v41:
==> flow/design.v (excerpt) <==
module FFT(
    input                   clk,
    input                   rst_n,
    input                   valid_i,
    input signed [10:0]      x_r,
    output                  finish,
    output signed [16:0]    answer
);
Size: about 13000 cells after synthesis, ~2300 flip-flops, about 32 I/O pins.
export LEC_CHECK = 0
export CAP_MARGIN = 20
export CORE_MARGIN = 2
export CORE_UTILIZATION = 65
export SLEW_MARGIN = 20
create_clock -name core_clock -period 5.13 [get_ports {clk}]
run.sh (not shown) runs the stock make flow with config.mk's settings and CLKGATE_MAP_FILE=.
| v41 | all stages done | FAIL | setup timing |
diff inputs: v41 => v39
# v41
export LEC_CHECK = 0
export CAP_MARGIN = 20
export CORE_MARGIN = 2
export CORE_UTILIZATION = 65
export SLEW_MARGIN = 20
create_clock -name core_clock -period 5.13 [get_ports {clk}]
# v39
export LEC_CHECK = 0
export ABC_AREA = 0
export CAP_MARGIN = 20
export CORE_MARGIN = 2
export CORE_UTILIZATION = 72
export CTS_CLUSTER_SIZE = 14
export GPL_ROUTABILITY_DRIVEN = 1
export MIN_ROUTING_LAYER = met1
export PLACE_DENSITY_LB_ADDON = 0.03
export SETUP_SLACK_MARGIN = 0.11
export SLEW_MARGIN = 40
create_clock -name core_clock -period 6.39 [get_ports {clk}]
Results
- v39: it failed with a tool error in global routing (5_1_grt), so there are no final results.
- v41 → v39: number of library cell types mapped by synthesis barely changed; mean instance size in the synthesized netlist did not really move.
- | placed wire-length estimate after detailed placement | v39 vs v41 | ≈ equal |
- v39 — die span in y about 5% lower, v41 as reference
- v41 -> v39: instance count of the mapped netlist delta 0, exact match
- Relative to v41, the total core area measured on v39 has decreased by more than 10%.
- [compare] base=v41 new=v39: initial standard-cell utilization of the core increased by 7.4 points relative to the old numbers; number of cells in the design after placement fell by 520; die outline width down about 5%; hold buffer count at cts saw little to no change.
Relative to v39, the following input files were edited for v24:
# v39
export LEC_CHECK = 0
export ABC_AREA = 0
export CAP_MARGIN = 20
export CORE_MARGIN = 2
export CORE_UTILIZATION = 72
export CTS_CLUSTER_SIZE = 14
export GPL_ROUTABILITY_DRIVEN = 1
export MIN_ROUTING_LAYER = met1
export PLACE_DENSITY_LB_ADDON = 0.03
export SETUP_SLACK_MARGIN = 0.11
export SLEW_MARGIN = 40
create_clock -name core_clock -period 6.39 [get_ports {clk}]
# v24
export LEC_CHECK = 0
export CAP_MARGIN = 25
export CORE_MARGIN = 2
export CORE_UTILIZATION = 40
export SLEW_MARGIN = 15
create_clock -name core_clock -period 10.0 [get_ports {clk}]
### Flow results
The flow did not stop early for v24: all stages ran, and the layout cleared the timing, DRC and antenna checks.
Diff v24..v39 | post-synthesis share of cell area spent on and-or and or-and gates | unchanged
Comparing v39 against v24, there is no change at all in chip area line of the yosys report.
Core area: v24 > v39
Re post-synth design cell area: no difference whatsoever between v39 and v24.
Looking at cell count after placement, v24 sits above v39.

========
FFT again, from the RTL that the note above started with.
==> flow/config.mk <==
export PLATFORM = sky130hd
export DESIGN_NAME = FFT
export DESIGN_NICKNAME = FFT
export VERILOG_FILES = /design/flow/design.v
export SDC_FILE = /design/flow/constraint.sdc
export NUM_CORES = 4
export LEC_CHECK = 0
export ABC_AREA = 1
export CAP_MARGIN = 20
export CORE_MARGIN = 2
export CORE_UTILIZATION = 72
export CTS_CLUSTER_DIAMETER = 387
export CTS_CLUSTER_SIZE = 91
export PLACE_DENSITY = 0.37
export SLEW_MARGIN = 20
==> flow/constraint.sdc <==
create_clock -name core_clock -period 5.09 [get_ports {clk}]
set_input_delay 1.0180 -clock core_clock [delete_from_list [all_inputs] [get_ports {clk}]]
set_output_delay 1.0180 -clock core_clock [all_outputs]
set_load 0.01 [all_outputs]
The baseline did not get past global routing.
==> next run, changes <==
ABC_AREA = 0   (was 1)
CORE_UTILIZATION = 70   (was 72)
CTS_CLUSTER_DIAMETER = unset   (was 387)
CTS_CLUSTER_SIZE = 30   (was 91)
GPL_ROUTABILITY_DRIVEN = 0   (was unset)
MIN_ROUTING_LAYER = met1   (was unset)
PLACE_DENSITY = unset   (was 0.37)
PLACE_DENSITY_LB_ADDON = 0.03   (was unset)
SETUP_SLACK_MARGIN = 0.11   (was unset)
SLEW_MARGIN = 40   (was 20)
clock period = 6.75 ns   (was 5.09 ns; I/O delays follow)
The changed run completed and failed the layout checks on negative setup slack.
Synthesized area goes down by 3.2%.
Synthesized cell count goes down by 15%.
Die size goes down by 0.48%.
==> next run, changes <==
ABC_AREA = unset   (was 0)
CORE_UTILIZATION = 29   (was 70)
CTS_CLUSTER_SIZE = unset   (was 30)
GPL_ROUTABILITY_DRIVEN = unset   (was 0)
MIN_ROUTING_LAYER = unset   (was met1)
PLACE_DENSITY_LB_ADDON = unset   (was 0.03)
SETUP_SLACK_MARGIN = unset   (was 0.11)
SLEW_MARGIN = 20   (was 40)
clock period = 13.8 ns   (was 6.75 ns; I/O delays follow)
With this change the flow passed the timing, DRC and antenna checks. Final area went down by 2.4%. Sequential cell count does not change. First-iteration DRC count went down by 38%. Total power went down by 50%. Wire length went down by 8.9%. Critical path depth went down by 1. Worst hold slack is better by 0.0041 ns.
==> next run, changes <==
CORE_UTILIZATION = 40   (was 29)
CTS_CLUSTER_DIAMETER = 97   (was unset)
MAX_ROUTING_LAYER = met4   (was unset)
SLEW_MARGIN = 5   (was 20)
clock period = 10.0 ns   (was 13.8 ns; I/O delays follow)
Result:
- The changed run completed with no timing, DRC or antenna violations
- global-route usage climbs by 7.7 points
- final cell count drops by roughly a tenth
- power climbs by well over a third
- via count climbs slightly
- setup slack degrades by 2.9 ns
- sequential cell count stays the same
- synthesized cell count is unchanged

========
Starting RTL as in the previous note.
Design FFT, start of the top module:
module FFT(
    input                   clk,
    input                   rst_n,
    input                   valid_i,
    input signed [10:0]      x_r,
    output                  finish,
    output signed [16:0]    answer
);
    wire [0:3] valid_o_bus;
    wire [13:0] data_r_bus_1, data_i_bus_1;
    wire [14:0] data_r_bus_2, data_i_bus_2;
    wire [15:0] data_r_bus_3, data_i_bus_3;
    wire [16:0] data_r_bus_4, data_i_bus_4;
    wire [16:0] X_r, X_i;
    wire         done;
    STAGE1 stg1(
        .clk(clk),
        .rst_n(rst_n),
        .valid_i(valid_i),
        .data_in_r(x_r),
        .data_in_i(11'd0),
        .valid_o(valid_o_bus[0]),
        .data_out_r(data_r_bus_1),
        .data_out_i(data_i_bus_1)
    );
    STAGE2 stg2(
        .clk(clk),
        .rst_n(rst_n),
        .valid_i(valid_o_bus[0]),
        .data_in_r(data_r_bus_1),
        .data_in_i(data_i_bus_1),
        .valid_o(valid_o_bus[1]),
        .data_out_r(data_r_bus_2),
        .data_out_i(data_i_bus_2)
    );
    STAGE3 stg3(
        .clk(clk),
        .rst_n(rst_n),
        .valid_i(valid_o_bus[1]),
        .data_in_r(data_r_bus_2),
        .data_in_i(data_i_bus_2),
        .valid_o(valid_o_bus[2]),
        .data_out_r(data_r_bus_3),
        .data_out_i(data_i_bus_3)
    );
    STAGE4 stg4(
        .clk(clk),
        .rst_n(rst_n),
        .valid_i(valid_o_bus[2]),
        .data_in_r(data_r_bus_3),
        .data_in_i(data_i_bus_3),
        .valid_o(valid_o_bus[3]),
        .data_out_r(data_r_bus_4),
        .data_out_i(data_i_bus_4)
    );
    STAGE5 stg5(
  ...
export LEC_CHECK = 0
export ABC_AREA = 1
export CAP_MARGIN = 25
export CORE_ASPECT_RATIO = 0.62
export CORE_MARGIN = 5
export CORE_UTILIZATION = 46
export CTS_CLUSTER_DIAMETER = 59
export CTS_CLUSTER_SIZE = 39
export GPL_ROUTABILITY_DRIVEN = 0
export GPL_TIMING_DRIVEN = 1
export MAX_ROUTING_LAYER = met5
export MIN_ROUTING_LAYER = met2
export SETUP_SLACK_MARGIN = -0.21
export SLEW_MARGIN = 0
create_clock -name core_clock -period 10.0 [get_ports {clk}]
The baseline did not get past 5_1_grt with GRT-0116.
Edit:
CELL_PAD_IN_SITES_GLOBAL_PLACEMENT = 2   (was not set)
CORE_UTILIZATION = 70   (was 46)
SLEW_MARGIN = 30   (was 0)
TNS_END_PERCENT = 5   (was not set)
The new run failed in 3_1_place_gp_skip_io, error GPL-0301.
Die area came out lower by a quarter to a third.
Synthesized area stays the same.
Synthesized cell count does not change.
Edit:
ABC_AREA = not set   (was 1)
CAP_MARGIN = 20   (was 25)
CELL_PAD_IN_SITES_GLOBAL_PLACEMENT = not set   (was 2)
CORE_ASPECT_RATIO = not set   (was 0.62)
CORE_MARGIN = 2   (was 5)
CTS_CLUSTER_DIAMETER = not set   (was 59)
CTS_CLUSTER_SIZE = 14   (was 39)
GPL_ROUTABILITY_DRIVEN = not set   (was 0)
GPL_TIMING_DRIVEN = not set   (was 1)
MAX_ROUTING_LAYER = not set   (was met5)
MIN_ROUTING_LAYER = not set   (was met2)
SETUP_SLACK_MARGIN = not set   (was -0.21)
SLEW_MARGIN = 20   (was 30)
TNS_END_PERCENT = not set   (was 5)
clock period = 7.35 ns   (was 10.0 ns; I/O delays follow)
The changed run produced a layout that fails on setup timing.
Area after synthesis decreases by 3.2%.
Synthesized cell count decreases by 15%.
Die area decreases by 5.9%.
Edit:
CORE_UTILIZATION = 40   (was 70)
CTS_CLUSTER_SIZE = not set   (was 14)
SETUP_SLACK_MARGIN = 0.99   (was not set)
clock period = 8.83 ns   (was 7.35 ns; I/O delays follow)
This time the run produced a clean layout.
Cell area barely changes.
Global-route usage fell by 22 points.
Power fell by about 14%.
Synthesized area does not change.
Clock-buffer cell count increases by 12.
Via count goes down by 9.2%.
Edit:
CELL_PAD_IN_SITES_GLOBAL_PLACEMENT = 1   (was not set)
CORE_UTILIZATION = 22   (was 40)
GPL_ROUTABILITY_DRIVEN = 1   (was not set)
MIN_ROUTING_LAYER = met2   (was not set)
PLACE_DENSITY = 0.36   (was not set)
SETUP_SLACK_MARGIN = not set   (was 0.99)
SLEW_MARGIN = 35   (was 20)
clock period = 15.0 ns   (was 8.83 ns; I/O delays follow)
Power drops by a quarter to a third.
Wire length came out higher by well over a third.
Core utilization came out lower by 19 points.
Final cell count rose by about a fifth.
Via count rose by well over a third.
Register-to-register slack gains 4.0 ns.
Critical path depth climbs by 15.
Final area came out higher by a few percent.
Setup slack improves by 4.2 ns.
Global-route usage grows by 3.2 points.
Edit:
CAP_MARGIN = 40   (was 20)
CELL_PAD_IN_SITES_GLOBAL_PLACEMENT = not set   (was 1)
CORE_UTILIZATION = 70   (was 22)
CTS_CLUSTER_DIAMETER = 289   (was not set)
CTS_CLUSTER_SIZE = 19   (was not set)
GPL_ROUTABILITY_DRIVEN = not set   (was 1)
MIN_ROUTING_LAYER = not set   (was met2)
PLACE_DENSITY = not set   (was 0.36)
SLEW_MARGIN = 20   (was 35)
clock period = 6.41 ns   (was 15.0 ns; I/O delays follow)
The changed run ran to the end with violations: setup timing.
Synthesized cell count is unchanged.
Total power is higher by 74%.
Worst hold slack got worse by 0.023 ns.
Register-to-register slack got worse by 6.0 ns.
Design area goes down by about 2.2%.
Power and IR drop assume default switching activity.
